## logarithm
module logarithm #(
	parameter n = 16,
	parameter m = 24,
	parameter k = 5 ,
	parameter p = 24
) (
	input        clk  ,  
	input        reset,  
	input        start,
	input  [0:n] x    ,
	output [1:p] y    ,
	output reg   done
);
Size in the first run: ~45 I/O pins, about 0.022 sq mm of cells after synthesis.
clock: 9.0 ns
lec_check: 0
abc_area: 1
cap_margin: 20
core_margin: 2
core_utilization: 69
cts_cluster_diameter: 160
cts_cluster_size: 100
setup_slack_margin: 2.22
slew_margin: 20
run.sh (not shown) runs the stock make flow with config.mk's settings and CLKGATE_MAP_FILE=.
The baseline ran to the end with no violations.
Edit:
- ABC_AREA: 1 -> unset
- CORE_UTILIZATION: 69 -> 40
- CTS_CLUSTER_DIAMETER: 160 -> 395
- SETUP_SLACK_MARGIN: 2.22 -> unset
- TNS_END_PERCENT: unset -> 25
Fmax falls by 18%.
Area after synthesis is lower by 7.2%.
Register-to-register slack loses 1.5 ns.
Final area came out lower by 5.6%.
Edit:
- ABC_AREA: unset -> 1
- CELL_PAD_IN_SITES_GLOBAL_PLACEMENT: unset -> 2
- CTS_CLUSTER_DIAMETER: 395 -> 342
- CTS_CLUSTER_SIZE: 100 -> 99
- PLACE_DENSITY_LB_ADDON: unset -> 0.3
- SETUP_SLACK_MARGIN: unset -> 2.68
- TNS_END_PERCENT: 25 -> 10
Effect:
- The changed run passed the timing, DRC and antenna checks
- die area went up by 7.6%
- final area increases by 16%
- clock-buffer cell count does not change
- core utilization rose by 3.4 points
- clock skew increases by 0.0064 ns
- cell count rises by 24%
- non-clock buffer count grows by 74
- synthesized area came out higher by 7.7%
- routed wire length is higher by 23%
- sequential share of layout area goes down by 0.68 points
- worst hold slack loses 0.0066 ns
Edit:
- CELL_PAD_IN_SITES_GLOBAL_PLACEMENT: 2 -> unset
- CORE_UTILIZATION: 40 -> 69
- CTS_CLUSTER_DIAMETER: 342 -> 160
- CTS_CLUSTER_SIZE: 99 -> 100
- HOLD_SLACK_MARGIN: unset -> 0.26
- PLACE_DENSITY_LB_ADDON: 0.3 -> unset
- SETUP_SLACK_MARGIN: 2.68 -> unset
- TNS_END_PERCENT: 10 -> 5
Via count climbs by 1.3%. Worst setup slack loses 0.81 ns. Hold slack gains 0.0099 ns.
Edit:
- CORE_ASPECT_RATIO: unset -> 0.55
- CORE_UTILIZATION: 69 -> 46
- CTS_CLUSTER_DIAMETER: 160 -> unset
- CTS_CLUSTER_SIZE: 100 -> 78
- HOLD_SLACK_MARGIN: 0.26 -> unset
- PLACE_DENSITY_LB_ADDON: unset -> 0.08
- SLEW_MARGIN: 20 -> 5
- TNS_END_PERCENT: 5 -> unset
First-iteration DRC count drops by 3.9%; core utilization fell by 24 points; count of clock-buffer cells in the layout stays the same; worst hold slack degrades by 0.017 ns; wire length went up by 11%; via count decreases by 2.7%; die size rises by 49%; clock skew hardly moves.
Edit:
- ABC_AREA: 1 -> unset
- CORE_ASPECT_RATIO: 0.55 -> unset
- CORE_UTILIZATION: 46 -> 40
- CTS_CLUSTER_SIZE: 78 -> unset
- PLACE_DENSITY_LB_ADDON: 0.08 -> unset
- SLEW_MARGIN: 5 -> 20
=> Worst setup slack loses 0.77 ns; design area falls by 6.1%; count of clock-buffer cells in the layout does not change; worst hold slack gains 0.013 ns; wire length falls by 18%; sequential share of layout area rises by 0.43 points; via count falls by 15%.

---

logarithm again, from the RTL that the note above started with.
## logarithm
module logarithm #(
	parameter n = 16,
	parameter m = 24,
	parameter k = 5 ,
	parameter p = 24
) (
	input        clk  ,  
	input        reset,  
	input        start,
	input  [0:n] x    ,
	output [1:p] y    ,
	output reg   done
);
clock: 6.93 ns
lec_check: 0
cap_margin: 0
core_margin: 2
core_utilization: 72
cts_cluster_diameter: 362
place_density_lb_addon: 0.0
slew_margin: 20
The starting point ran to the end with violations: setup timing.
Then changed:
- CTS_CLUSTER_DIAMETER: 362 -> 302
- CTS_CLUSTER_SIZE: not set -> 26
- SETUP_SLACK_MARGIN: not set -> 1.9
- TNS_END_PERCENT: not set -> 70
- clock period: 6.93 -> 7.75 ns (I/O delays scaled with it)
Now the flow went through all stages and came out clean.
Worst setup slack improves by 1.0 ns.
Area after synthesis does not change.
Cell area decreases by a few percent.
Count of clock-buffer cells in the layout increases by 1.
Die area is unchanged.
Sequential share of layout area increases by 0.33 points.
Wire length decreases by a few percent.
Then changed:
- ABC_AREA: not set -> 1
- CAP_MARGIN: 0 -> 20
- CTS_CLUSTER_DIAMETER: 302 -> not set
- CTS_CLUSTER_SIZE: 26 -> not set
- PLACE_DENSITY_LB_ADDON: 0.0 -> not set
- SETUP_SLACK_MARGIN: 1.9 -> not set
- TNS_END_PERCENT: 70 -> not set
- clock period: 7.75 -> 7.3 ns (I/O delays scaled with it)
After rerunning: Final cell count grows by about a fifth. Final area came out lower slightly. Global-route usage shrinks by 1.5 points. Via count goes up by about a fifth. Sequential share of layout area stays flat.
